--- flow/config.mk ---
export PLATFORM = sky130hd
export DESIGN_NAME = bitcruncher_dp
export DESIGN_NICKNAME = bitcruncher_dp
export VERILOG_FILES = /design/flow/design.v
export SDC_FILE = /design/flow/constraint.sdc
export NUM_CORES = 4
export LEC_CHECK = 0
export ABC_AREA = 1
export CAP_MARGIN = 20
export CORE_MARGIN = 2
export CORE_UTILIZATION = 72
export CTS_CLUSTER_DIAMETER = 338
export CTS_CLUSTER_SIZE = 78
export PLACE_DENSITY_LB_ADDON = 0.01
export SLEW_MARGIN = 20
export TNS_END_PERCENT = 5
--- flow/constraint.sdc ---
create_clock -name core_clock -period 21.5 [get_ports {clk}]
set_input_delay 4.3000 -clock core_clock [delete_from_list [all_inputs] [get_ports {clk}]]
set_output_delay 4.3000 -clock core_clock [all_outputs]
set_load 0.01 [all_outputs]
--- flow/design.v ---
`timescale 1ns / 1ps
module ALU_ACC(
    input         clk,
    input         rst_n,
    input         C8,     
    input         C9,     
    input         C13,    
    input         C15,    
    input         C16,    
    input         C17,    
    input         C18,    
    input         C19,    
    input         C20,    
    input         C21,    
    input  [15:0] BR_out,
    output [15:0] ALU_out,
    output reg [3:0] ALUflags  
    );
    reg [15:0] ACC;
    assign ALU_out = ACC;
    wire signed [15:0] sACC = ACC;
    wire signed [15:0] sBR  = BR_out;
    wire signed [31:0] prod = sACC * sBR;
    wire [16:0] sum  = {1'b0, ACC} + {1'b0, BR_out};
    wire [16:0] diff = {1'b0, ACC} - {1'b0, BR_out};
    wire [15:0] quot = (BR_out == 16'b0) ? 16'hFFFF : ACC / BR_out;
    reg  [15:0] res;
    always @(*) begin
        if (C17)      res = ACC >> 1;
        else if (C18) res = ACC << 1;
        else if (C19) res = ACC & BR_out;
        else if (C20) res = ACC | BR_out;
        else          res = ~ACC;
    end
    always @(posedge clk or negedge rst_n) begin
        if (!rst_n) begin
            ACC      <= 16'b0;
            ALUflags <= 4'b0;
        end
        else begin
            if (C8) begin
                ACC      <= 16'b0;
                ALUflags <= {1'b1, 3'b0};
            end
            else if (C9) begin
                ACC <= sum[15:0];
                ALUflags[3] <= (sum[15:0] == 16'b0);
                ALUflags[2] <= sum[16];
                ALUflags[1] <= (ACC[15] == BR_out[15]) && (sum[15] != ACC[15]);
                ALUflags[0] <= sum[15];
            end
            else if (C13) begin
                ACC <= diff[15:0];
                ALUflags[3] <= (diff[15:0] == 16'b0);
                ALUflags[2] <= (ACC < BR_out);
                ALUflags[1] <= (ACC[15] != BR_out[15]) && (diff[15] != ACC[15]);
                ALUflags[0] <= diff[15];
            end
            else if (C15) begin
                ACC <= prod[15:0];
                ALUflags[3] <= (prod[15:0] == 16'b0);
                ALUflags[2] <= 1'b0;
                ALUflags[1] <= (prod[31:16] != {16{prod[15]}});
                ALUflags[0] <= prod[15];
            end
            else if (C16) begin
                ACC <= quot;
                ALUflags[3] <= (quot == 16'b0);
                ALUflags[2] <= 1'b0;
                ALUflags[1] <= 1'b0;
                ALUflags[0] <= quot[15];
            end
            else if (C17 | C18 | C19 | C20 | C21) begin
                ACC <= res;
                ALUflags[3] <= (res == 16'b0);
                ALUflags[2] <= 1'b0;
                ALUflags[1] <= 1'b0;
                ALUflags[0] <= res[15];
            end
        end
    end
endmodule
`timescale 1ns / 1ps
    module BR(
    input clk,
    input rst_n,
    input C7,
    input [15:0] MBR_out,
    output [15:0] BR_out
    );
    reg [15:0] BRr;
    assign BR_out = BRr;
    always@(posedge clk or negedge rst_n) begin
        if(!rst_n) begin
            BRr <= 16'b0;
        end
        else begin
            if(C7) begin
                BRr <= MBR_out;  
            end
            else begin
                BRr <= BRr;
            end
        end
    end
endmodule
`timescale 1ns / 1ps
module IR(
    input clk,
    input rst_n,
    input C4,
    input [15:0] MBR_out,
    output [7:0] IR_out
    );
    reg [7:0] IRr;
    assign IR_out = IRr;
    always@(posedge clk or negedge rst_n) begin
        if(!rst_n) begin
            IRr <= 8'b0;
        end
        else begin
            if(C4) begin
                IRr <= MBR_out[15:8];
            end
            else begin
                IRr <= IRr;
            end
        end
    end
endmodule
`timescale 1ns / 1ps
module MAR(
    input clk,
    input rst_n,
    input C5,
    input C10,
    input [15:0] MBR_out,
    input [7:0] PC_out,
    output [7:0] MAR_out_memory
    );
    reg [7:0] MARr;
    assign MAR_out_memory = MARr;
    always@(posedge clk or negedge rst_n) begin
        if(!rst_n) begin
            MARr <= 8'b0;
        end
        else begin
            if(C5) begin
                MARr <= MBR_out[7:0];
            end
            else if(C10) begin
                MARr <= PC_out;
            end
            else begin
                MARr <= MARr;
            end
        end
    end
endmodule
`timescale 1ns / 1ps
module MBR(
    input clk,
    input rst_n,
    input C3,
    input C11,
    input C12,
    input [15:0] ALU_out,
    input [15:0] MBR_in_memory,
    output [15:0] MBR_out,
    output reg [15:0] MBR_out_memory
    );
    reg [15:0] MBRr;
    assign MBR_out = MBRr;
    always@(posedge clk or negedge rst_n) begin
        if(!rst_n) begin
            MBRr <= 16'b0;
        end
        else begin
            if(C3) begin
                MBRr <= MBR_in_memory;
            end
            else if(C12) begin
                MBRr <= ALU_out;
            end
            else begin
                MBRr <= MBRr;
            end
            if(C11) begin
                MBR_out_memory <= MBRr;
            end
        end
    end
endmodule
`timescale 1ns / 1ps
module PC(
    input clk,
    input rst_n,
    input C6,
    input C14,
    input [15:0] MBR_out,
    output [7:0] PC_out
    );
    reg [7:0] PCr;
    assign PC_out = PCr;
    always@(posedge clk or negedge rst_n) begin
        if(!rst_n) begin
            PCr <= 8'b0;
        end
        else begin
            if(C14) begin
                PCr <= MBR_out[15:8];  
            end
            else if(C6) begin
                PCr <= PCr + 1'b1;  
            end
            else begin
                PCr <= PCr;
            end
        end
    end
endmodule
`timescale 1ns / 1ps
module bitcruncher_dp(
    input         clk,
    input         rst_n,
    input  [21:0] ctrl,             
    input  [15:0] MBR_in_memory,
    output [7:0]  MAR_out_memory,
    output [15:0] MBR_out_memory,
    output [7:0]  IR_out,
    output [3:0]  ALUflags
    );
    wire [21:0] Control_Signals = ctrl;
    wire [15:0] MBR_out;
    wire [15:0] BR_out;
    wire [15:0] ALU_out;
    wire [7:0]  PC_out;
    MAR u_MAR(
    .clk     ( clk     ),
    .rst_n   ( rst_n   ),
    .C5      ( Control_Signals[5]  ),
    .C10     ( Control_Signals[10] ),
    .MBR_out ( MBR_out ),
    .PC_out  ( PC_out  ),
    .MAR_out_memory ( MAR_out_memory )
    );
    MBR u_MBR(
    .clk           ( clk           ),
    .rst_n         ( rst_n         ),
    .C3            ( Control_Signals[3]  ),
    .C11           ( Control_Signals[11] ),
    .C12           ( Control_Signals[12] ),
    .ALU_out       ( ALU_out       ),
    .MBR_in_memory ( MBR_in_memory ),
    .MBR_out       ( MBR_out       ),
    .MBR_out_memory ( MBR_out_memory )
    );
    ALU_ACC u_ALU_ACC(
    .clk     ( clk     ),
    .rst_n   ( rst_n   ),
    .C8      ( Control_Signals[8]  ),
    .C9      ( Control_Signals[9]  ),
    .C13     ( Control_Signals[13] ),
    .C15     ( Control_Signals[15] ),
    .C16     ( Control_Signals[16] ),
    .C17     ( Control_Signals[17] ),
    .C18     ( Control_Signals[18] ),
    .C19     ( Control_Signals[19] ),
    .C20     ( Control_Signals[20] ),
    .C21     ( Control_Signals[21] ),
    .BR_out  ( BR_out  ),
    .ALU_out ( ALU_out ),
    .ALUflags ( ALUflags )
    );
    PC u_PC(
    .clk     ( clk     ),
    .rst_n   ( rst_n   ),
    .C6      ( Control_Signals[6]  ),
    .C14     ( Control_Signals[14] ),
    .MBR_out ( MBR_out ),
    .PC_out  ( PC_out  )
    );
    IR u_IR(
    .clk     ( clk     ),
    .rst_n   ( rst_n   ),
    .C4      ( Control_Signals[4] ),
    .MBR_out ( MBR_out ),
    .IR_out  ( IR_out  )
    );
    BR u_BR(
    .clk     ( clk     ),
    .rst_n   ( rst_n   ),
    .C7      ( Control_Signals[7] ),
    .MBR_out ( MBR_out ),
    .BR_out  ( BR_out  )
    );
endmodule
--- flow/run.sh ---
#!/bin/bash
# the make line also repeats each setting of config.mk as NAME=value (left out here)
make -C /OpenROAD-flow-scripts/flow DESIGN_CONFIG=/design/flow/config.mk WORK_HOME=/design/flow/orfs CLKGATE_MAP_FILE= finish
==> deck_impl_summary.md, run 1 <==
Implementation Results

Status
  • Status: aborted with a tool error
  • Fail Step: 5_1_grt
  • Tool error: [ERROR GRT-0232] Routing congestion too high. Check the congestion heatmap in the GUI.

Logic synthesis
  • Post-Synth AOI/OAI Area: approximately 12%
  • Syn Area/Cell: roughly 7.1 sq um
  • Total number of yosys warnings: 6
  • Post-synth ARST share: between 80% and 90%
  • Cell type with the largest total area: fa_1
  • Syn Nets: just under 4000
  • Synth top cells by count: nand2_1 (762), inv_1 (689), ha_1 (271), fa_1 (264), a21oi_1 (170)
  • Synth area leaders: fa_1 (22%), ha_1 (14%), nand2_1 (12%)
  • Top cell area share: between 20% and 30%
  • Post-synth EDFFs: 16
  • Yosys chip area: ~24000 sq um
  • Yosys stat cell total: approximately 3400
  • Primary FF master, synth: dfrtp_1
  • Synth mux share: 0.370%
  • Synth cell types: between 60 and 70
  • Synth Area in Adders: roughly 36%
  • Synth Instances: about 3400
  • Yosys top cell by instances: nand2_1
  • Biggest combinational cell group after synthesis: adder cells
  • Yosys reg bits: 91
  • Basic Gates by Area: 22.7%
  • XOR/XNOR Area Share: around 5.0%
  • Seq/Total Area, Yosys: approximately a tenth
  • Post-synthesis cell area: between 20000 and 25000 sq um

Clock network
  • Sink Count: ~90
  • Root Buffer: clkbuf_16
  • H-Tree Level Count: 3
  • Maximum clock path buffer count: 2
  • Num CTS Buffers: 9

Floorplan
  • Horiz. Die Dim: 187 um
  • Core area: 32700 sq um
  • Row cnt: 66
  • Die ar.: 34800 sq um
  • Top Ports: 76
  • Fp_density: about three quarters
  • Die H: about 190 um

Placed design
  • Final Wtd Congestion: approximately 1.1
  • DP HPWL: approximately 68 mm
  • Port bufs: slightly above 70
  • Placed inst area: around 28000 sq um

Global route
  • GR Overflow Total: roughly 2000
  • Global-route usage over all layers: 99.7%
==> layer usage <==
metal,overflow,GRT usage (%)
met1,130,93.3
met2,1232,116
met3,143,86.6
met4,496,110
met5,29,67.7
==> per-stage QoR <==
stage               std cells  TNS, ps  utilization [%]  setup slack [ps]
detailed placement       4189    -4680             85.8             -2280
floorplan                3362        0                -              25.3
CTS                      4228    -1130             89.0              -622
global placement         4189    -2040             85.8             -1080
==> timing repair <==
action | in CTS
hold buffers | 0
pin swaps | 41
setup buffers | 23
resized | 121
endpoints found under the setup margin | 3
==> run 2: changes to the inputs <==
Settings changed: CAP_MARGIN 20 to 5, CELL_PAD_IN_SITES_DETAIL_PLACEMENT from default to 2, CELL_PAD_IN_SITES_GLOBAL_PLACEMENT from default to 1, CORE_ASPECT_RATIO from default to 0.86, CORE_MARGIN 2 to 8, CORE_UTILIZATION 72 to 47, CTS_CLUSTER_DIAMETER 338 to 336, CTS_CLUSTER_SIZE 78 to default, MAX_ROUTING_LAYER from default to met4, PLACE_DENSITY_LB_ADDON 0.01 to default, SETUP_SLACK_MARGIN from default to 5.0, SLEW_MARGIN 20 to 10, TNS_END_PERCENT 5 to 35.
Clock period 21.5 ns to 38.8 ns, I/O delays scaled along.
==> run 2 against run 1 <==
  * Area after synthesis stayed put
  * Synthesized cell count unchanged
  * The flow stops in 3_5_place_dp
  * Die size rose by 68%
==> deck_impl_summary.md, run 2 <==
Implementation Results

Status
  • Fail Step: 3_5_place_dp
  • Tool error: [ERROR DPL-0033] detailed placement checks failed during check placement.
  • Status: aborted with a tool error

Logic synthesis
  • Seq/Total Area, Yosys: around a tenth
  • Post-Synth AOI/OAI Area: about an eighth
  • Syn Nets: slightly below 4000
  • Biggest combinational cell group after synthesis: adder cells
  • Yosys chip area: about 24000 sq um
  • Yosys reg bits: about 90
  • Synth cell types: approximately 62
  • Synth mux share: less than 1%
  • Synth top cells by count: nand2_1 (762), inv_1 (689), ha_1 (271), fa_1 (264), a21oi_1 (170)
  • Total number of yosys warnings: 6
  • Yosys top cell by instances: nand2_1
  • Yosys stat cell total: about 3400
  • Primary FF master, synth: dfrtp_1
  • Cell type with the largest total area: fa_1
  • Post-synthesis cell area: about 24000 sq um
  • Synth Area in Adders: 36.1%
  • Post-synth ARST share: 82.4%
  • Synth Instances: 3362
  • Syn Area/Cell: 7.15 sq um
  • Post-synth EDFFs: 16
  • Top cell area share: ~22%
  • XOR/XNOR Area Share: around 5.0%
  • Synth area leaders: fa_1 (22%), ha_1 (14%), nand2_1 (12%)
  • Basic Gates by Area: between 20% and 30%

Placed design
  • Final Wtd Congestion: 0.976
  • Port bufs: between 70 and 80

Floorplan
  • Horiz. Die Dim: 260 um
  • Fp_density: a little under half
  • Die H: 226 um
  • Core area: between 50000 and 60000 sq um
  • Die ar.: between 50000 and 60000 sq um
  • Row cnt: slightly below 80
  • Top Ports: approximately 76
## run 2: through the flow
stage             setup WS, ps  hold WS [ps]  cells
floorplan                16990           468   3362
global placement          9240           492   4027
==> run 3: changes to the inputs <==
Settings changed: ABC_AREA 1 to default, CAP_MARGIN 5 to 40, CELL_PAD_IN_SITES_DETAIL_PLACEMENT 2 to default, CELL_PAD_IN_SITES_GLOBAL_PLACEMENT 1 to default, CORE_ASPECT_RATIO 0.86 to default, CORE_MARGIN 8 to 2, CORE_UTILIZATION 47 to 32, CTS_CLUSTER_DIAMETER 336 to default, CTS_CLUSTER_SIZE from default to 39, GPL_ROUTABILITY_DRIVEN from default to 1, MAX_ROUTING_LAYER met4 to default, PLACE_DENSITY_LB_ADDON from default to 0.07, SETUP_SLACK_MARGIN 5.0 to 2.29, SLEW_MARGIN 10 to 20, TNS_END_PERCENT 35 to 75.
Clock period 38.8 ns to 27.1 ns, I/O delays scaled along.
==> run 3 against run 2 <==
  * The run now finishes clean
  * Die size up 26%
  * Synthesized cell count down 15%
  * Area after synthesis down 4.2%
==> deck_impl_summary.md, run 3 <==
Implementation Results

Clock network
  • H-Tree Level Count: 3
  • TritonCTS clock tree: done
  • Root Buffer: clkbuf_16
  • Clk ins delay skew pair: 350 ps
  • Hold Buf Count CTS: 0
  • Maximum clock path buffer count: 2
  • CTS clk-pin slew, worst paths: approximately 70 ps
  • Num CTS Buffers: 9
  • Sink Count: between 90 and 100

Final timing
  • RSZ-0062 raised after global routing: true
  • F_max: approximately 38 MHz
  • Slew HR: slightly below 40%
  • Final WS setup: about 770 ps
  • Slew Viols, Final: 0
  • Clock Skew: about 14 ps
  • Final setup fails: 0
  • Fin crit share: between 90% and 100%
  • Pin slew with the least headroom to its limit: 909 ps
  • Final Hold Vio Count: 0
  • Final worst path period need: between 20000 and 30000 ps

Setup path
  • CP top delay family: AND-OR/OR-AND gates
  • WP buf/inv: 20
  • CP most frequent cell: buf_4
  • R2r startpoint: u_ALU_ACC.ACC[7]
  • Max incr delay on CP: roughly 550 ps
  • Max FO, Critical Path: 10
  • Reg2reg setup slack: 770 ps
  • Setup crit start: u_ALU_ACC.ACC[7]
  • Worst Setup Path Type: flop to flop
  • Critical Path Sink: u_ALU_ACC.ALUflags[3]
  • Reg2reg end: u_ALU_ACC.ALUflags[3]
  • CP Depth: around 130
  • Crit start category: flop
  • Slowest CP cell: or4_4
  • Cell depth of the worst flop-to-flop path: 131
  • Setup crit end kind: flop
  • Worst EP required: 27380 ps
  • Worst EP arrival: ~27000 ps

Logic synthesis
  • Post-synth ARST share: between 80% and 90%
  • Synth Instances: 2850
  • Seq/Total Area, Yosys: approximately 10%
  • Synth top cells by count: inv_1 (377), nor2_1 (306), nand2_1 (280), ha_1 (271), fa_1 (264)
  • Synth mux share: 3.89%
  • Post-synthesis cell area: around 23000 sq um
  • Synth Area in Adders: approximately 38%
  • Synth cell types: between 90 and 100
  • Biggest combinational cell group after synthesis: adder cells
  • Yosys stat cell total: approximately 2900
  • Post-Synth AOI/OAI Area: between 10% and 20%
  • Total number of yosys warnings: 6
  • Basic Gates by Area: about 17%
  • Top cell area share: 23.0%
  • Syn Nets: between 3000 and 4000
  • Post-synth EDFFs: 16
  • Primary FF master, synth: dfrtp_1
  • Cell type with the largest total area: fa_1
  • Synth area leaders: fa_1 (23%), ha_1 (15%), dfrtp_1 (8.2%)
  • Yosys chip area: about 23000 sq um
  • XOR/XNOR Area Share: 4.38%
  • Yosys top cell by instances: inv_1
  • Syn Area/Cell: a little over 8 sq um
  • Yosys reg bits: just over 90

Final layout
  • Fin util: between 40% and 50%
  • Area growth, synth to finish: 30.5%
  • Finished Cell Area: roughly 30000 sq um
  • Fin cells: approximately 4300
  • Nets: 3898

Global route
  • Vias in the first global route: between 20000 and 25000
  • Pin count of the biggest net entering global routing: ~65
  • GR Overflow Total: 0
  • Global-route wire length before repair: between 100 and 150 mm
  • Initial antenna violation count: 2
  • Global-route usage over all layers: about a quarter

Detailed routing
  • # DRC: 0
  • Vias: about 23000
  • Initial DRT Pass Iterations: 6
  • Drt via density: between 5 and 6
  • Final WL: approximately 94 mm
  • Routed length per instance: 22.0 um
  • Antenna viol nets, final: 0
  • 1st-iter DRT viols: ~1600

Floorplan
  • Die ar.: ~74000 sq um
  • Top Ports: between 70 and 80
  • Row cnt: around 98
  • Die H: 272 um
  • Fp_density: roughly a third
  • Horiz. Die Dim: approximately 270 um
  • Core area: between 70000 and 80000 sq um

Min path
  • Hold Path End: u_IR.IRr[7]
  • Worst hold path startpoint: u_IR.IRr[7]
  • Min-delay worst type: flop to flop
  • Worst Hold Depth: 1

Placed design
  • Post-Place Cells: 4179
  • Placed inst area: between 20000 and 30000 sq um
  • Worst slack, placed: -887 ps
  • DP HPWL: 72.5 mm
  • Port bufs: 72
  • Final Wtd Congestion: approximately 0.90

Job
  • Number of OpenROAD warnings: ~69
  • Max-cap violations: 0

Status
  • Status: no timing/DRC/antenna violations
run 3: layer usage:
| layer | GRT usage, % | share of wire [%] |
|---|---|---|
| met1 | 34.9 | 45 |
| met2 | 42.0 | 46 |
| met3 | 4.01 | 5.9 |
| met4 | 6.75 | 3.0 |
| met5 | 0 | 0 |
run 3: area by class of cell:
| cell class | instances | area, sq um |
|---|---|---|
| multi-input combinational | 2238 | 19900 |
| inverter | 387 | 1450 |
| clock inverter | 6 | 53.8 |
| fill | 7263 | 41300 |
| tap | 950 | 1190 |
| clock buffer | 10 | 239 |
| sequential | 91 | 2360 |
| timing repair buffer | 596 | 4850 |
| antenna | 1 | 2.50 |
run 3: through the flow:
step | hold slack [ps] | TNS [ps]
floorplan | 467 | 0
detailed placement | 500 | -1390
finish | 511 | 0
CTS | 515 | 0
global route | 528 | -877
global placement | 494 | -1180
run 3: timing repair:
action / CTS / global route
gates resized: 120 / 32
pin swaps: 103 / 44
setup buffers: 61 / 19
gates cloned: 1 / 0
endpoints found under the setup margin: 3 / 3
==> run 4: changes to the inputs <==
Settings changed: CAP_MARGIN 40 to 20, CORE_UTILIZATION 32 to 34, CTS_CLUSTER_DIAMETER from default to 286, CTS_CLUSTER_SIZE 39 to default, GPL_ROUTABILITY_DRIVEN 1 to default, MIN_ROUTING_LAYER from default to met2, PLACE_DENSITY_LB_ADDON 0.07 to 0.03, SETUP_SLACK_MARGIN 2.29 to default, TNS_END_PERCENT 75 to 65.
Clock period 27.1 ns to 21.3 ns, I/O delays scaled along.
==> run 4 against run 3 <==
  * Now fails the layout checks on setup timing
  * Highest routed layer is now met5
  * Core utilization grew 3.2 points
  * Critical path depth shrank 3
  * Area after synthesis is the same
  * Count of clock-buffer cells in the layout is the same
  * Die size shrank 5.8%
  * Flip-flop count is the same
  * Non-clock buffer count grew 37
  * Sequential share of layout area shrank 0.11 points
  * Global-route usage grew 19 points
  * Final area grew 1.4%
==> deck_impl_summary.md, run 4 <==
Implementation Results

Floorplan
  • Die H: around 260 um
  • Die ar.: 69800 sq um
  • Fp_density: about a third
  • Row cnt: 95
  • Top Ports: ~76
  • Horiz. Die Dim: between 200 and 300 um
  • Core area: about 67000 sq um

Detailed routing
  • Vias: about 32000
  • Initial DRT Pass Iterations: 12
  • Final WL: around 100 mm
  • Routed length per instance: roughly 25 um
  • Drt via density: between 7 and 8
  • 1st-iter DRT viols: 5556
  • # DRC: 0
  • Antenna viol nets, final: 0

Logic synthesis
  • Yosys stat cell total: 2850
  • Synth Instances: between 2000 and 3000
  • Synth mux share: 3.89%
  • XOR/XNOR Area Share: under 10%
  • Primary FF master, synth: dfrtp_1
  • Basic Gates by Area: about 17%
  • Post-Synth AOI/OAI Area: a little under a fifth
  • Post-synth ARST share: 82.4%
  • Synth Area in Adders: 37.7%
  • Biggest combinational cell group after synthesis: adder cells
  • Syn Nets: between 3000 and 4000
  • Seq/Total Area, Yosys: roughly a tenth
  • Top cell area share: a little under a quarter
  • Total number of yosys warnings: 6
  • Synth top cells by count: inv_1 (377), nor2_1 (306), nand2_1 (280), ha_1 (271), fa_1 (264)
  • Post-synth EDFFs: 16
  • Yosys top cell by instances: inv_1
  • Yosys chip area: 23000 sq um
  • Cell type with the largest total area: fa_1
  • Syn Area/Cell: 8.08 sq um
  • Synth cell types: 92
  • Synth area leaders: fa_1 (23%), ha_1 (15%), dfrtp_1 (8.2%)
  • Post-synthesis cell area: 23000 sq um
  • Yosys reg bits: roughly 91

Final timing
  • Pin slew with the least headroom to its limit: approximately 1200 ps
  • Slew HR: 21.5%
  • Hold_ws: between 500 and 600 ps
  • Slew Viols, Final: 0
  • Clock Skew: roughly 6.7 ps
  • RSZ-0062 raised after global routing: true
  • Final worst path period need: between 20000 and 30000 ps
  • Final WS setup: -4620 ps
  • Fin crit share: 122%
  • F_max: 38.6 MHz
  • Final setup fails: 4
  • Final Hold Vio Count: 0

Global route
  • GR Overflow Total: 0
  • Global-route wire length before repair: 154 mm
  • Initial antenna violation count: 2
  • Global-route usage over all layers: around 44%
  • Vias in the first global route: roughly 36000
  • Pin count of the biggest net entering global routing: approximately 77

Clock network
  • Maximum clock path buffer count: 2
  • CTS clk-pin slew, worst paths: 70 ps
  • Hold Buf Count CTS: 0
  • TritonCTS clock tree: done
  • Sink Count: 91
  • Root Buffer: clkbuf_16
  • H-Tree Level Count: 3
  • Num CTS Buffers: 9
  • Clk ins delay skew pair: between 300 and 400 ps

Setup path
  • CP top delay family: AND-OR/OR-AND gates
  • Max incr delay on CP: 540 ps
  • R2r startpoint: u_ALU_ACC.ACC[7]
  • Setup crit end kind: flop
  • Crit start category: flop
  • Worst Setup Path Type: flop to flop
  • Slowest CP cell: or4_4
  • Setup crit start: u_ALU_ACC.ACC[7]
  • Critical Path Sink: u_ALU_ACC.ALUflags[3]
  • WP buf/inv: 14
  • Worst EP arrival: approximately 26000 ps
  • Reg2reg setup slack: -4620 ps
  • Reg2reg end: u_ALU_ACC.ALUflags[3]
  • Max FO, Critical Path: 8
  • CP most frequent cell: buf_4
  • CP Depth: 128
  • Worst EP required: roughly 22000 ps
  • Cell depth of the worst flop-to-flop path: between 100 and 150

Placed design
  • Worst slack, placed: -5120 ps
  • DP HPWL: 77.8 mm
  • Post-Place Cells: approximately 4100
  • Port bufs: 72
  • Final Wtd Congestion: roughly 1.0

Status
  • Layout check failures: setup timing
  • Status: finished with violations

Min path
  • Worst Hold Depth: 1
  • Worst hold path startpoint: u_IR.IRr[6]
  • Hold Path End: u_IR.IRr[6]
  • Min-delay worst type: flop to flop

Final layout
  • Area growth, synth to finish: 32.3%
  • Reg area: about 2400 sq um
  • Fin cells: roughly 4300
  • Nets: slightly below 4000
  • Filler cells: ~6700
  • Combinational Area: between 20000 and 25000 sq um

Job
  • Number of OpenROAD warnings: between 60 and 70
  • Max-cap violations: 0
-- run 4: cell type report --
| cell class | count | area share (%) |
|---|---|---|
| clock buffer | 10 | 0.752 |
| inverter | 387 | 4.77 |
| tap | 873 | 3.59 |
| sequential | 91 | 7.74 |
| multi-input combinational | 2238 | 66.3 |
| clock inverter | 6 | 0.312 |
| antenna | 23 | 0.189 |
| timing repair buffer | 633 | 16.3 |
-- run 4: timing repair --
| action | CTS | global route |
|---|---|---|
| cloned | 1 | 0 |
| setup endpoints to repair | 4 | 5 |
| buffers inserted | 63 | 17 |
| endpoints found under the hold margin | 0 | 0 |
| pin swaps | 128 | 73 |
| resized | 135 | 63 |
-- run 4: metal layers --
| layer | vias up | share of wire, % | track usage, % |
|---|---|---|---|
| met5 | - | 1.3 | 25.4 |
| met4 | 55 | 9.7 | 6.76 |
| met3 | 1053 | 42 | 60.5 |
| met2 | 9061 | 47 | 51.7 |
| met1 | 11300 | 0 | - |
| li1 | 10651 | - | - |
-- run 4: through the flow --
| stage | util, % | TNS, ps | area [sq um] |
|---|---|---|---|
| 2_1_floorplan | - | -9900 | 23500 |
| 3_3_place_gp | 42.3 | -12690 | 28400 |
| 3_5_place_dp | 42.2 | -15280 | 28400 |
| 4_1_cts | 44.5 | -10110 | 29900 |
| 5_1_grt | 45.3 | -16670 | 30400 |
| 6_report | 45.4 | -13100 | 30500 |
==> run 5: changes to the inputs <==
Settings changed: CORE_UTILIZATION 34 to 72, CTS_CLUSTER_DIAMETER 286 to default, CTS_CLUSTER_SIZE from default to 15, MIN_ROUTING_LAYER met2 to default, PLACE_DENSITY_LB_ADDON 0.03 to 0.25, TNS_END_PERCENT 65 to default.
Clock period 21.3 ns to 17.8 ns, I/O delays scaled along.
==> run 5 against run 4 <==
  * The run now fails in 5_1_grt
  * Area after synthesis unchanged
  * Die size down 52%
  * Synthesized cell count stayed put
==> deck_impl_summary.md, run 5 <==
Implementation Results

Logic synthesis
  • Synth Area in Adders: between 30% and 40%
  • Post-synth EDFFs: 16
  • Synth Instances: between 2000 and 3000
  • Syn Area/Cell: 8.08 sq um
  • Synth cell types: 92
  • Yosys reg bits: 91
  • Basic Gates by Area: 17.0%
  • Post-synthesis cell area: 23000 sq um
  • Biggest combinational cell group after synthesis: adder cells
  • Syn Nets: around 3400
  • XOR/XNOR Area Share: 4.38%
  • Post-synth ARST share: 82.4%
  • Top cell area share: between 20 and 25%
  • Primary FF master, synth: dfrtp_1
  • Seq/Total Area, Yosys: approximately 10%
  • Total number of yosys warnings: 6
  • Synth mux share: roughly 3.9%
  • Yosys stat cell total: between 2000 and 3000
  • Synth area leaders: fa_1 (23%), ha_1 (15%), dfrtp_1 (8.2%)
  • Post-Synth AOI/OAI Area: between 10% and 20%
  • Synth top cells by count: inv_1 (377), nor2_1 (306), nand2_1 (280), ha_1 (271), fa_1 (264)
  • Yosys chip area: between 20000 and 25000 sq um
  • Yosys top cell by instances: inv_1
  • Cell type with the largest total area: fa_1

Floorplan
  • Die H: about 180 um
  • Fp_density: 73.0%
  • Die ar.: ~33000 sq um
  • Row cnt: roughly 65
  • Horiz. Die Dim: about 180 um
  • Core area: ~32000 sq um
  • Top Ports: about 76

Placed design
  • Final Wtd Congestion: between 1 and 1.5
  • Port bufs: 72
  • DP HPWL: 69.6 mm
  • Worst slack, placed: -8170 ps
  • Post-Place Cells: 3633

Clock network
  • Num CTS Buffers: 9
  • H-Tree Level Count: 3
  • Root Buffer: clkbuf_16
  • Sink Count: a little over 90
  • Maximum clock path buffer count: 2

Global route
  • GR Overflow Total: 8
  • Global-route usage over all layers: about three quarters

Status
  • Tool error: [ERROR GRT-0116] Global routing finished with congestion. Check the congestion regions in the DRC Viewer.
  • Fail Step: 5_1_grt
  • Status: aborted with a tool error
## run 5: metal layers
layer	overflow	global-route usage (%)
met2	2	94.6
met5	0	33.9
met4	6	73.5
met3	0	61.3
met1	0	76.7
## run 5: repair_timing
action,in CTS
buffers inserted,79
hold buffers,0
setup endpoints to repair,6
pin swaps,118
resized,144
cloned,1
## run 5: metrics by stage
step                      cell area (sq um)  hold slack (ps)
after floorplan                       23500              467
after CTS                             29100              531
after detailed placement              27500              500
after global placement                27500              488
==> run 6: changes to the inputs <==
Settings changed: ABC_AREA from default to 1, CORE_UTILIZATION 72 to 62, CTS_CLUSTER_SIZE 15 to 94, PLACE_DENSITY_LB_ADDON 0.25 to default.
Clock period 17.8 ns to 19.7 ns, I/O delays scaled along.
==> run 6 against run 5 <==
  * The flow again stops in 5_1_grt
  * Die size is 21% higher
  * Synthesized cell count is 18% higher
  * Area after synthesis is 4.3% higher
==> deck_impl_summary.md, run 6 <==
Implementation Results

Status
  • Status: aborted with a tool error
  • Fail Step: 5_1_grt
  • Tool error: [ERROR GRT-0232] Routing congestion too high. Check the congestion heatmap in the GUI.

Logic synthesis
  • Basic Gates by Area: a little under a quarter
  • Synth cell types: 62
  • Yosys chip area: 24000 sq um
  • Total number of yosys warnings: 6
  • Yosys reg bits: ~90
  • XOR/XNOR Area Share: 5.04%
  • Seq/Total Area, Yosys: 9.81%
  • Post-synthesis cell area: 24000 sq um
  • Biggest combinational cell group after synthesis: adder cells
  • Post-Synth AOI/OAI Area: 12.5%
  • Synth area leaders: fa_1 (22%), ha_1 (14%), nand2_1 (12%)
  • Top cell area share: around 22%
  • Synth top cells by count: nand2_1 (762), inv_1 (689), ha_1 (271), fa_1 (264), a21oi_1 (170)
  • Primary FF master, synth: dfrtp_1
  • Syn Nets: 3937
  • Yosys top cell by instances: nand2_1
  • Synth Instances: 3362
  • Cell type with the largest total area: fa_1
  • Synth mux share: less than 1%
  • Synth Area in Adders: between 30% and 40%
  • Yosys stat cell total: approximately 3400
  • Post-synth EDFFs: 16
  • Syn Area/Cell: 7.15 sq um
  • Post-synth ARST share: about 82%

Placed design
  • Final Wtd Congestion: 1.05
  • Port bufs: between 70 and 80
  • DP HPWL: 65.2 mm
  • Post-Place Cells: between 4000 and 5000

Floorplan
  • Top Ports: between 70 and 80
  • Horiz. Die Dim: between 200 and 250 um
  • Row cnt: 72
  • Fp_density: between 60% and 70%
  • Die H: roughly 200 um
  • Die ar.: about 40000 sq um
  • Core area: just under 40000 sq um

Clock network
  • Hold Buf Count CTS: 0
  • Sink Count: about 90
  • Maximum clock path buffer count: 2
  • Root Buffer: clkbuf_16
  • Num CTS Buffers: 9
  • H-Tree Level Count: 3

Global route
  • GR Overflow Total: 99
  • Global-route usage over all layers: between 70% and 80%
==> run 6: per-layer routing <==
metal  overflow  track usage (%)
met1          5             78.4
met2         55             93.9
met3          3             61.6
met4         36             74.4
met5          0             37.6
==> run 6: timing repair <==
action	4_1_cts
buffers inserted	99
resized	236
gates cloned	7
setup endpoints to repair	4
pin swaps	169
==> run 6: metrics by stage <==
stage,hold slack (ps),utilization [%],area (sq um),setup WS [ps]
after floorplan,468,-,24500,-737
after global placement,493,74.6,28700,-2550
after detailed placement,485,74.6,28700,-3300
after CTS,516,80.4,30900,-1710
==> run 7: changes to the inputs <==
Settings changed: CORE_UTILIZATION 62 to 72, CTS_CLUSTER_DIAMETER from default to 206, CTS_CLUSTER_SIZE 94 to default, MAX_ROUTING_LAYER from default to met4, PLACE_DENSITY_LB_ADDON from default to 0.01, TNS_END_PERCENT from default to 5.
Clock period 19.7 ns to 21.4 ns, I/O delays scaled along.
==> run 7 against run 6 <==
  * The run again fails in 5_1_grt
  * Die size is 14% lower
  * Area after synthesis stayed put
  * Synthesized cell count stayed put
==> deck_impl_summary.md, run 7 <==
Implementation Results

Global route
  • Global-route usage over all layers: 126%
  • GR Overflow Total: approximately 7200

Logic synthesis
  • Yosys top cell by instances: nand2_1
  • Biggest combinational cell group after synthesis: adder cells
  • Synth cell types: slightly above 60
  • Total number of yosys warnings: 6
  • Synth Instances: roughly 3400
  • XOR/XNOR Area Share: under 10%
  • Synth area leaders: fa_1 (22%), ha_1 (14%), nand2_1 (12%)
  • Basic Gates by Area: 22.7%
  • Post-synth ARST share: between 80% and 90%
  • Cell type with the largest total area: fa_1
  • Synth mux share: less than 1%
  • Yosys chip area: roughly 24000 sq um
  • Synth Area in Adders: 36.1%
  • Post-synthesis cell area: about 24000 sq um
  • Syn Area/Cell: 7.15 sq um
  • Seq/Total Area, Yosys: under 10%
  • Syn Nets: between 3000 and 4000
  • Post-Synth AOI/OAI Area: between 10% and 20%
  • Primary FF master, synth: dfrtp_1
  • Synth top cells by count: nand2_1 (762), inv_1 (689), ha_1 (271), fa_1 (264), a21oi_1 (170)
  • Post-synth EDFFs: 16
  • Yosys reg bits: around 90
  • Top cell area share: 22.0%
  • Yosys stat cell total: approximately 3400

Clock network
  • Num CTS Buffers: 9
  • Maximum clock path buffer count: 2
  • Sink Count: 91
  • Root Buffer: clkbuf_16
  • H-Tree Level Count: 3

Floorplan
  • Die H: 187 um
  • Die ar.: roughly 35000 sq um
  • Fp_density: 73.5%
  • Core area: 32700 sq um
  • Horiz. Die Dim: around 190 um
  • Row cnt: 66
  • Top Ports: 76

Placed design
  • DP HPWL: slightly below 70 mm
  • Final Wtd Congestion: approximately 1.2
  • Worst slack, placed: -2530 ps
  • Placed inst area: around 28000 sq um
  • Port bufs: ~72

Status
  • Tool error: [ERROR GRT-0232] Routing congestion too high. Check the congestion heatmap in the GUI.
  • Status: aborted with a tool error
  • Fail Step: 5_1_grt
[run 7: stage by stage]
stage,std cells,util (%),TNS (ps)
after floorplan,3362,-,0
after global placement,4200,86.2,-1940
after detailed placement,4200,86.2,-5440
after CTS,4263,90.5,-1480
[run 7: timing repair]
action	CTS
gates resized	159
endpoints found under the setup margin	3
pin swaps	69
cloned	1
buffers inserted	46
hold buffers	0
[run 7: layer usage]
| layer | GRT usage [%] | GRT overflow |
|---|---|---|
| met1 | 104 | 640 |
| met2 | 178 | 5499 |
| met3 | 95.1 | 352 |
| met4 | 117 | 660 |
| met5 | - | - |
==> run 8: changes to the inputs <==
Settings changed: ABC_AREA 1 to default, CORE_UTILIZATION 72 to 40, CTS_CLUSTER_DIAMETER 206 to 369, MAX_ROUTING_LAYER met4 to default, PLACE_DENSITY_LB_ADDON 0.01 to default, TNS_END_PERCENT 5 to 85.
Clock period 21.4 ns to 40.0 ns, I/O delays scaled along.
==> run 8 against run 7 <==
  * Now clean on timing, DRC and antenna
  * Die size increased by 71%
  * Synthesized cell count decreased by 15%
  * Area after synthesis decreased by 4.2%
==> deck_impl_summary.md, run 8 <==
Implementation Results

Final timing
  • Fin crit share: between 80 and 90%
  • Pin slew with the least headroom to its limit: ~1200 ps
  • Final Hold Vio Count: 0
  • Clock Skew: 27.1 ps
  • Setup TNS: 0 ps
  • Slew Viols, Final: 0
  • Final setup fails: 0
  • Final worst path period need: about 35000 ps
  • Slew HR: between 10% and 20%
  • F_max: 28.9 MHz
  • RSZ-0062 raised after global routing: false

Clock network
  • Maximum clock path buffer count: 2
  • Clk ins delay skew pair: about 360 ps
  • TritonCTS clock tree: done
  • Postcts setup bufs: 0
  • CTS clk-pin slew, worst paths: 70 ps
  • Sink Count: slightly above 90
  • Num CTS Buffers: 9
  • Hold Buf Count CTS: 0
  • H-Tree Level Count: 3
  • Cts repair resizes: 0
  • Root Buffer: clkbuf_16

Logic synthesis
  • Synth Instances: 2850
  • Synth top cells by count: inv_1 (377), nor2_1 (306), nand2_1 (280), ha_1 (271), fa_1 (264)
  • Syn Nets: ~3400
  • Synth cell types: a little over 90
  • Post-Synth AOI/OAI Area: 18.3%
  • Post-synthesis cell area: 23000 sq um
  • Primary FF master, synth: dfrtp_1
  • Synth mux share: roughly 4%
  • Total number of yosys warnings: 6
  • Synth area leaders: fa_1 (23%), ha_1 (15%), dfrtp_1 (8.2%)
  • Synth Area in Adders: 37.7%
  • Yosys top cell by instances: inv_1
  • Cell type with the largest total area: fa_1
  • Syn Area/Cell: 8.08 sq um
  • Biggest combinational cell group after synthesis: adder cells
  • Yosys chip area: 23000 sq um
  • Basic Gates by Area: roughly 17%
  • Post-synth EDFFs: 16
  • XOR/XNOR Area Share: around 4.4%
  • Post-synth ARST share: 82.4%
  • Yosys reg bits: 91
  • Seq/Total Area, Yosys: between 10% and 20%
  • Yosys stat cell total: about 2900
  • Top cell area share: roughly 23%

Final layout
  • Area growth, synth to finish: 8.24%
  • Fin util: between 40% and 50%
  • Filler cells: 5701
  • Fin cells: roughly 3600
  • Nets: ~3400

Placed design
  • Port bufs: between 70 and 80
  • DP HPWL: between 60 and 70 mm
  • Final Wtd Congestion: around 0.99
  • Post-Place Cells: 3597

Setup path
  • CP Depth: 122
  • Slowest CP cell: nor4_1
  • CP top delay family: AND-OR/OR-AND gates
  • Worst EP arrival: 34940 ps
  • WP buf/inv: 2
  • Reg2reg end: u_ALU_ACC.ALUflags[3]
  • Critical Path Sink: u_ALU_ACC.ALUflags[3]
  • Max FO, Critical Path: 24
  • R2r startpoint: u_ALU_ACC.ACC[3]
  • Crit start category: flop
  • Cell depth of the worst flop-to-flop path: 122
  • Setup crit end kind: flop
  • Max incr delay on CP: 1050 ps
  • Reg2reg setup slack: around 5400 ps
  • Worst Setup Path Type: flop to flop
  • Setup crit start: u_ALU_ACC.ACC[3]
  • Worst EP required: 40290 ps
  • CP most frequent cell: ha_1

Global route
  • Global-route wire length before repair: 125 mm
  • Vias in the first global route: roughly 21000
  • GR Overflow Total: 0
  • Pin count of the biggest net entering global routing: about 42
  • Initial antenna violation count: 1
  • Global-route usage over all layers: between 20% and 30%

Floorplan
  • Die H: about 240 um
  • Core area: between 50000 and 60000 sq um
  • Fp_density: 40.7%
  • Horiz. Die Dim: ~240 um
  • Die ar.: 59500 sq um
  • Top Ports: approximately 76
  • Row cnt: about 87

Detailed routing
  • Antenna viol nets, final: 0
  • # DRC: 0
  • Antenna cell count: 0
  • Vias: about 21000
  • Initial DRT Pass Iterations: 5
  • Routed length per instance: roughly 22 um
  • Final WL: 80.8 mm
  • Drt via density: 5.84
  • 1st-iter DRT viols: 1828

Job
  • Number of OpenROAD warnings: 66
  • Max-cap violations: 0

Min path
  • Worst hold path startpoint: u_IR.IRr[3]
  • Worst Hold Depth: 1
  • Hold Path End: u_IR.IRr[3]
  • Min-delay worst type: flop to flop

Status
  • Status: no timing/DRC/antenna violations
==> run 8: area by class of cell <==
type,instances,area (sq um),share of cell area [%]
clock inverter,6,95.1,0.382
sequential,91,2360,9.46
inverter,387,1450,5.83
timing repair buffer,126,1120,4.51
multi-input combinational,2237,18700,75.1
clock buffer,10,229,0.919
tap,756,946,3.80
==> run 8: stage by stage <==
stage	hold slack (ps)	setup slack (ps)	cell area, sq um
2_1_floorplan	467	12750	23000
3_3_place_gp	494	6950	24600
3_5_place_dp	495	6250	24600
4_1_cts	510	6090	24900
5_1_grt	530	3480	24900
6_report	504	5350	24900
==> run 8: routing by layer <==
layer / global-route usage [%] / part of all wire, % / wire (um) / up-vias
met2: 45.6 / 47 / 37900 / 794
met3: 3.54 / 6.3 / 5110 / 163
met5: 0 / 0.017 / 14 / -
met4: 9.63 / 4.0 / 3250 / 2
met1: 35.9 / 43 / 34400 / 10435
li1: - / - / - / 9695
==> run 9: changes to the inputs <==
Settings changed: ABC_AREA from default to 1, CAP_MARGIN 20 to 40, CORE_UTILIZATION 40 to 21, CTS_CLUSTER_DIAMETER 369 to 133, CTS_CLUSTER_SIZE from default to 82, GPL_ROUTABILITY_DRIVEN from default to 1, PLACE_DENSITY from default to 0.79, SETUP_SLACK_MARGIN from default to -1.09, SLEW_MARGIN 20 to 5, TNS_END_PERCENT 85 to 75.
Clock period 40.0 ns to 27.1 ns, I/O delays scaled along.
==> run 9 against run 8 <==
  * Clock skew shrank 18 ps
  * Critical path depth grew 49
  * Synthesized cell count grew 18%
  * Count of clock-buffer cells in the layout shrank 1
  * Setup slack lost 3900 ps
  * Core utilization shrank 20 points
  * Wire length shrank 3.8%
==> deck_impl_summary.md, run 9 <==
Implementation Results

Placed design
  • Port bufs: 72
  • Placed inst area: about 27000 sq um
  • Worst slack, placed: between 1500 and 2000 ps
  • DP HPWL: slightly above 60 mm
  • Final Wtd Congestion: 0.970

Clock network
  • Sink Count: between 90 and 100
  • Maximum clock path buffer count: 2
  • Clk ins delay skew pair: ~350 ps
  • Num CTS Buffers: 9
  • H-Tree Level Count: 3
  • Root Buffer: clkbuf_16
  • CTS clk-pin slew, worst paths: around 80 ps
  • TritonCTS clock tree: done

Setup path
  • Worst Setup Path Type: flop to flop
  • CP Depth: between 150 and 200
  • Reg2reg end: u_ALU_ACC.ALUflags[3]
  • Max incr delay on CP: approximately 600 ps
  • Worst EP required: around 27000 ps
  • Setup crit end kind: flop
  • Worst EP arrival: roughly 26000 ps
  • Cell depth of the worst flop-to-flop path: roughly 170
  • CP top delay family: simple AND/OR/NAND/NOR gates
  • Crit start category: flop
  • CP most frequent cell: nand2_1
  • Max FO, Critical Path: 17
  • R2r startpoint: u_BR.BRr[12]
  • Slowest CP cell: dfrtp_2
  • Critical Path Sink: u_ALU_ACC.ALUflags[3]
  • WP buf/inv: 22
  • Setup crit start: u_BR.BRr[12]
  • Reg2reg setup slack: approximately 1400 ps

Final timing
  • Slew HR: 37.2%
  • F_max: between 30 and 40 MHz
  • Clock Skew: between 9 and 10 ps
  • Pin slew with the least headroom to its limit: approximately 940 ps
  • Final Hold Vio Count: 0
  • Final setup fails: 0
  • Fin crit share: 94.7%
  • Final WS setup: roughly 1400 ps
  • Hold_ws: 507 ps
  • Slew Viols, Final: 0
  • Final worst path period need: 25660 ps

Logic synthesis
  • Synth area leaders: fa_1 (22%), ha_1 (14%), nand2_1 (12%)
  • Yosys stat cell total: around 3400
  • Total number of yosys warnings: 6
  • Top cell area share: approximately 22%
  • Post-Synth AOI/OAI Area: 12.5%
  • Primary FF master, synth: dfrtp_1
  • Cell type with the largest total area: fa_1
  • Syn Area/Cell: 7.15 sq um
  • Post-synth EDFFs: 16
  • Yosys top cell by instances: nand2_1
  • Yosys reg bits: 91
  • Biggest combinational cell group after synthesis: adder cells
  • Post-synthesis cell area: between 20000 and 25000 sq um
  • Yosys chip area: roughly 24000 sq um
  • Synth cell types: a little over 60
  • Synth Area in Adders: between 30% and 40%
  • Synth Instances: 3362
  • Seq/Total Area, Yosys: between 9 and 10%
  • Synth mux share: 0.370%
  • XOR/XNOR Area Share: under 10%
  • Synth top cells by count: nand2_1 (762), inv_1 (689), ha_1 (271), fa_1 (264), a21oi_1 (170)
  • Syn Nets: 3937
  • Post-synth ARST share: a little over 80%
  • Basic Gates by Area: between 20% and 30%

Job
  • Number of OpenROAD warnings: around 66
  • Max-cap violations: 0

Detailed routing
  • Antenna viol nets, final: 0
  • Drt via density: between 4 and 5
  • Initial DRT Pass Iterations: 6
  • Antenna cell count: 0
  • Final WL: 77.7 mm
  • Vias: approximately 23000
  • 1st-iter DRT viols: 1995
  • Routed length per instance: 15.7 um
  • # DRC: 0

Global route
  • Global-route wire length before repair: ~120 mm
  • Met3 Use GR: 2.07%
  • Pin count of the biggest net entering global routing: slightly above 60
  • Global routing usage on met1: approximately 17%
  • GR Overflow Total: 0
  • Vias in the first global route: approximately 23000
  • Initial antenna violation count: 5
  • Global-route usage over all layers: roughly an eighth
  • Global routing's busiest layer: met2
  • GRT met2 Usage: about 22%

Status
  • Status: no timing/DRC/antenna violations

Min path
  • Hold Path End: u_IR.IRr[7]
  • Min-delay worst type: flop to flop
  • Worst hold path startpoint: u_IR.IRr[7]
  • Worst Hold Depth: 1

Floorplan
  • Row cnt: approximately 120
  • Horiz. Die Dim: ~340 um
  • Fp_density: a little over a fifth
  • Die H: roughly 340 um
  • Die ar.: 117000 sq um
  • Top Ports: 76
  • Core area: roughly 110000 sq um

Final layout
  • Finished Cell Area: approximately 27000 sq um
  • Area growth, synth to finish: 13.7%
  • Nets: approximately 4000
  • Fin util: a little under a quarter
  • Filler cells: 12448
  • Reg area: around 2400 sq um
  • Combinational Area: around 18000 sq um
==> run 9: metal layers <==
layer,vias up,wire length [um]
li1,10706,-
met1,10888,32000
met2,945,35700
met3,199,6480
met4,10,3400
met5,-,47
==> run 9: area by class of cell <==
| class | instances | area share (%) |
|---|---|---|
| Timing Repair inverter | 1 | 0.0183 |
| Tap cell | 1512 | 6.92 |
| Timing Repair Buffer | 181 | 5.98 |
| Sequential cell | 91 | 8.64 |
| Inverter | 707 | 9.81 |
| Clock buffer | 9 | 0.824 |
| Clock inverter | 7 | 0.316 |
| Multi-Input combinational cell | 2437 | 67.5 |
==> run 9: stage by stage <==
step	std cells	setup TNS, ps
global placement	4920	0
floorplan	3362	0
global route	4945	-1830
detailed placement	4924	0
CTS	4940	0
finish	4945	0
==> run 9: what timing repair did <==
action                                  in CTS  in global routing
gates resized                                0                 11
hold buffers                                 0                  0
endpoints found under the setup margin       0                  1
setup buffers                                0                  3
==> run 10: changes to the inputs <==
Settings changed: CAP_MARGIN 40 to 20, CORE_ASPECT_RATIO from default to 1.37, CORE_UTILIZATION 21 to 72, CTS_CLUSTER_DIAMETER 133 to 334, CTS_CLUSTER_SIZE 82 to default, GPL_ROUTABILITY_DRIVEN 1 to default, PLACE_DENSITY 0.79 to default, PLACE_DENSITY_LB_ADDON from default to 0.01, SETUP_SLACK_MARGIN -1.09 to default, SLEW_MARGIN 5 to 20, TNS_END_PERCENT 75 to 5.
Clock period 27.1 ns to 21.3 ns, I/O delays scaled along.
==> run 10 against run 9 <==
  * The flow now stops in 5_1_grt
  * Die size is 70% lower
  * Synthesized cell count unchanged
  * Area after synthesis stayed put
==> deck_impl_summary.md, run 10 <==
Implementation Results

Clock network
  • Sink Count: about 90
  • Root Buffer: clkbuf_16
  • H-Tree Level Count: 3
  • Num CTS Buffers: 9
  • Maximum clock path buffer count: 2
  • Hold Buf Count CTS: 0

Logic synthesis
  • Post-synth ARST share: approximately 82%
  • Syn Nets: approximately 3900
  • Total number of yosys warnings: 6
  • Cell type with the largest total area: fa_1
  • Basic Gates by Area: between 20 and 25%
  • Synth cell types: 62
  • Synth top cells by count: nand2_1 (762), inv_1 (689), ha_1 (271), fa_1 (264), a21oi_1 (170)
  • Top cell area share: between 20 and 25%
  • Post-synthesis cell area: between 20000 and 25000 sq um
  • Yosys stat cell total: approximately 3400
  • Yosys reg bits: between 90 and 100
  • XOR/XNOR Area Share: under 10%
  • Post-synth EDFFs: 16
  • Synth Area in Adders: a little over a third
  • Yosys top cell by instances: nand2_1
  • Synth mux share: 0.370%
  • Primary FF master, synth: dfrtp_1
  • Biggest combinational cell group after synthesis: adder cells
  • Syn Area/Cell: 7.15 sq um
  • Yosys chip area: 24000 sq um
  • Seq/Total Area, Yosys: roughly 9.8%
  • Synth area leaders: fa_1 (22%), ha_1 (14%), nand2_1 (12%)
  • Synth Instances: ~3400
  • Post-Synth AOI/OAI Area: between 10% and 20%

Floorplan
  • Die H: roughly 220 um
  • Horiz. Die Dim: 160 um
  • Core area: approximately 33000 sq um
  • Top Ports: between 70 and 80
  • Die ar.: about 35000 sq um
  • Fp_density: between 70 and 80%
  • Row cnt: ~78

Placed design
  • Final Wtd Congestion: 1.07
  • Placed inst area: about 28000 sq um
  • Post-Place Cells: around 4200
  • Port bufs: roughly 72
  • DP HPWL: about 70 mm
  • Worst slack, placed: -2950 ps

Status
  • Tool error: [ERROR GRT-0116] Global routing finished with congestion. Check the congestion regions in the DRC Viewer.
  • Status: aborted with a tool error
  • Fail Step: 5_1_grt

Global route
  • GR Overflow Total: 3
  • Global-route usage over all layers: about two thirds
run 10: timing repair:
action                     in CTS
buffers inserted               36
gates cloned                    1
pin swaps                      61
setup endpoints to repair       3
resized                       145
run 10: metal layers:
metal / global-route usage, % / GRT overflow
met1: 64.3 / 0
met2: 92.4 / 1
met3: 42.0 / 1
met4: 69.3 / 1
met5: 6.39 / 0
run 10: through the flow:
stage          utilization, %
2_1_floorplan               -
3_3_place_gp             84.8
3_5_place_dp             84.8
4_1_cts                  88.7
==> run 11: changes to the inputs <==
Settings changed: ABC_AREA 1 to default, CAP_MARGIN 20 to 40, CORE_ASPECT_RATIO 1.37 to default, CORE_UTILIZATION 72 to 71, CTS_CLUSTER_DIAMETER 334 to 27, CTS_CLUSTER_SIZE from default to 24, GPL_ROUTABILITY_DRIVEN from default to 1, HOLD_SLACK_MARGIN from default to -0.1, MAX_ROUTING_LAYER from default to met4, PLACE_DENSITY_LB_ADDON 0.01 to default, SETUP_SLACK_MARGIN from default to 2.29, TNS_END_PERCENT 5 to 75.
Clock period 21.3 ns to 29.0 ns, I/O delays scaled along.
==> run 11 against run 10 <==
  * The flow again stops in 5_1_grt
  * Area after synthesis shrank 4.2%
  * Synthesized cell count shrank 15%
  * Die size shrank 2.8%
==> deck_impl_summary.md, run 11 <==
Implementation Results

Status
  • Status: aborted with a tool error
  • Fail Step: 5_1_grt

Floorplan
  • Fp_density: between 70% and 80%
  • Die H: ~180 um
  • Die ar.: roughly 34000 sq um
  • Top Ports: 76
  • Row cnt: about 65
  • Core area: 31700 sq um
  • Horiz. Die Dim: roughly 180 um

Logic synthesis
  • Post-Synth AOI/OAI Area: between 10% and 20%
  • Synth top cells by count: inv_1 (377), nor2_1 (306), nand2_1 (280), ha_1 (271), fa_1 (264)
  • Synth area leaders: fa_1 (23%), ha_1 (15%), dfrtp_1 (8.2%)
  • Cell type with the largest total area: fa_1
  • Yosys top cell by instances: inv_1
  • Basic Gates by Area: 17.0%
  • Syn Area/Cell: 8.08 sq um
  • Yosys reg bits: between 90 and 100
  • Top cell area share: between 20% and 30%
  • Biggest combinational cell group after synthesis: adder cells
  • Seq/Total Area, Yosys: between 10% and 20%
  • Post-synth EDFFs: 16
  • Total number of yosys warnings: 6
  • Synth cell types: 92
  • XOR/XNOR Area Share: 4.38%
  • Post-synth ARST share: just over 80%
  • Synth Instances: approximately 2900
  • Primary FF master, synth: dfrtp_1
  • Synth mux share: under 10%
  • Post-synthesis cell area: approximately 23000 sq um
  • Syn Nets: 3425
  • Synth Area in Adders: a little under two fifths
  • Yosys stat cell total: 2850
  • Yosys chip area: 23000 sq um

Placed design
  • Port bufs: roughly 70
  • Placed inst area: between 20000 and 30000 sq um
  • DP HPWL: 65.6 mm
  • Worst slack, placed: roughly 16 ps
  • Final Wtd Congestion: 1.07

Clock network
  • Num CTS Buffers: 9
  • H-Tree Level Count: 3
  • Hold Buf Count CTS: 0
  • Sink Count: 91
  • Maximum clock path buffer count: 2
  • Root Buffer: clkbuf_16
[run 11: per-stage QoR]
step,utilization [%],hold slack [ps],std cells
global placement,78.7,490,3348
detailed placement,78.9,499,3351
floorplan,-,467,2850
CTS,81.5,515,3398
[run 11: repair_timing]
action	4_1_cts
cloned	1
setup endpoints to repair	3
setup buffers	30
pin swaps	32
gates resized	72
==> run 12: changes to the inputs <==
Settings changed: CAP_MARGIN 40 to 20, CORE_UTILIZATION 71 to 70, CTS_CLUSTER_DIAMETER 27 to default, CTS_CLUSTER_SIZE 24 to default, GPL_ROUTABILITY_DRIVEN 1 to default, HOLD_SLACK_MARGIN -0.1 to default, MAX_ROUTING_LAYER met4 to default, SETUP_SLACK_MARGIN 2.29 to 4.95, TNS_END_PERCENT 75 to default.
Clock period 29.0 ns to 16.6 ns, I/O delays scaled along.
==> run 12 against run 11 <==
  * The flow again stops in 5_1_grt
  * Die size increased by 1.4%
  * Area after synthesis stayed put
  * Synthesized cell count is the same
==> deck_impl_summary.md, run 12 <==
Implementation Results

Status
  • Tool error: [ERROR GRT-0232] Routing congestion too high. Check the congestion heatmap in the GUI.
  • Status: aborted with a tool error
  • Fail Step: 5_1_grt

Floorplan
  • Core area: 32500 sq um
  • Row cnt: approximately 66
  • Die H: between 150 and 200 um
  • Top Ports: 76
  • Horiz. Die Dim: roughly 190 um
  • Fp_density: between 70 and 80%
  • Die ar.: 34400 sq um

Clock network
  • Hold Buf Count CTS: 0
  • Root Buffer: clkbuf_16
  • H-Tree Level Count: 3
  • Num CTS Buffers: 9
  • Maximum clock path buffer count: 2
  • Sink Count: slightly above 90

Logic synthesis
  • Top cell area share: a little under a quarter
  • Yosys top cell by instances: inv_1
  • Syn Area/Cell: approximately 8.1 sq um
  • Yosys chip area: around 23000 sq um
  • Synth cell types: between 90 and 100
  • Synth top cells by count: inv_1 (377), nor2_1 (306), nand2_1 (280), ha_1 (271), fa_1 (264)
  • Post-synth ARST share: 82.4%
  • Synth Area in Adders: roughly 38%
  • Synth Instances: between 2000 and 3000
  • Cell type with the largest total area: fa_1
  • Synth mux share: 3.89%
  • Yosys stat cell total: 2850
  • Primary FF master, synth: dfrtp_1
  • Seq/Total Area, Yosys: ~10%
  • Synth area leaders: fa_1 (23%), ha_1 (15%), dfrtp_1 (8.2%)
  • Total number of yosys warnings: 6
  • Syn Nets: 3425
  • Post-Synth AOI/OAI Area: 18.3%
  • Basic Gates by Area: 17.0%
  • Yosys reg bits: 91
  • Post-synthesis cell area: roughly 23000 sq um
  • XOR/XNOR Area Share: 4.38%
  • Biggest combinational cell group after synthesis: adder cells
  • Post-synth EDFFs: 16

Global route
  • GR Overflow Total: between 1000 and 1500
  • Global-route usage over all layers: between 90% and 100%

Placed design
  • Port bufs: between 70 and 80
  • Post-Place Cells: ~3700
  • Placed inst area: approximately 28000 sq um
  • DP HPWL: 69.6 mm
  • Final Wtd Congestion: around 1.1
[run 12: stage by stage]
step	setup slack (ps)	utilization [%]	hold WS (ps)
3_3_place_gp	-8070	85.1	491
3_5_place_dp	-9450	85.1	508
4_1_cts	-8120	91.2	528
2_1_floorplan	-8480	-	467
[run 12: routing by layer]
| metal | GRT overflow | global-route usage (%) |
|---|---|---|
| met1 | 126 | 91.6 |
| met2 | 672 | 108 |
| met3 | 129 | 86.4 |
| met4 | 295 | 103 |
| met5 | 16 | 71.9 |
[run 12: timing repair]
item / in CTS
setup endpoints to repair: 9
setup buffers: 119
pin swaps: 110
resized: 144
==> run 13: changes to the inputs <==
Settings changed: CORE_ASPECT_RATIO from default to 0.63, CORE_UTILIZATION 70 to 66, MIN_ROUTING_LAYER from default to met2, SETUP_SLACK_MARGIN 4.95 to default, SLEW_MARGIN 20 to 0, TNS_END_PERCENT from default to 40.
Clock period 16.6 ns to 52.2 ns, I/O delays scaled along.
==> run 13 against run 12 <==
  * Synthesized cell count stayed put
  * Area after synthesis unchanged
  * The flow again stops in 5_1_grt
  * Die size up 6.0%
==> deck_impl_summary.md, run 13 <==
Implementation Results

Logic synthesis
  • Cell type with the largest total area: fa_1
  • Synth top cells by count: inv_1 (377), nor2_1 (306), nand2_1 (280), ha_1 (271), fa_1 (264)
  • Yosys reg bits: 91
  • Synth Area in Adders: 37.7%
  • Syn Nets: between 3000 and 4000
  • Synth Instances: approximately 2900
  • Post-Synth AOI/OAI Area: 18.3%
  • XOR/XNOR Area Share: 4.38%
  • Top cell area share: 23.0%
  • Total number of yosys warnings: 6
  • Yosys stat cell total: 2850
  • Yosys top cell by instances: inv_1
  • Yosys chip area: about 23000 sq um
  • Synth area leaders: fa_1 (23%), ha_1 (15%), dfrtp_1 (8.2%)
  • Synth cell types: between 90 and 100
  • Primary FF master, synth: dfrtp_1
  • Seq/Total Area, Yosys: 10.2%
  • Post-synth ARST share: between 80 and 90%
  • Synth mux share: 3.89%
  • Biggest combinational cell group after synthesis: adder cells
  • Basic Gates by Area: around 17%
  • Post-synthesis cell area: approximately 23000 sq um
  • Syn Area/Cell: between 8 and 9 sq um
  • Post-synth EDFFs: 16

Floorplan
  • Row cnt: 54
  • Die ar.: around 36000 sq um
  • Horiz. Die Dim: roughly 240 um
  • Fp_density: between 60% and 70%
  • Die H: around 150 um
  • Top Ports: approximately 76
  • Core area: 34500 sq um

Clock network
  • Hold Buf Count CTS: 0
  • Sink Count: 91
  • Maximum clock path buffer count: 2
  • Postcts setup bufs: 0
  • H-Tree Level Count: 3
  • Num CTS Buffers: 9
  • Cts repair resizes: 0
  • Root Buffer: clkbuf_16

Status
  • Fail Step: 5_1_grt
  • Tool error: [ERROR GRT-0116] Global routing finished with congestion. Check the congestion regions in the DRC Viewer.
  • Status: aborted with a tool error

Placed design
  • Final Wtd Congestion: ~1.1
  • Port bufs: about 70
  • DP HPWL: 64.0 mm
  • Worst slack, placed: approximately 18000 ps

Global route
  • GR Overflow Total: 16
  • Global-route usage over all layers: 78.5%
[run 13: metrics by stage]
step	hold slack, ps	cells	instance area, sq um
after detailed placement	500	3285	24200
after CTS	514	3301	24500
after global placement	489	3285	24200
after floorplan	467	2850	23000
[run 13: layer usage]
| layer | overflow | track usage [%] |
|---|---|---|
| met1 | - | - |
| met2 | 1 | 81.0 |
| met3 | 10 | 92.2 |
| met4 | 2 | 52.8 |
| met5 | 3 | 69.6 |
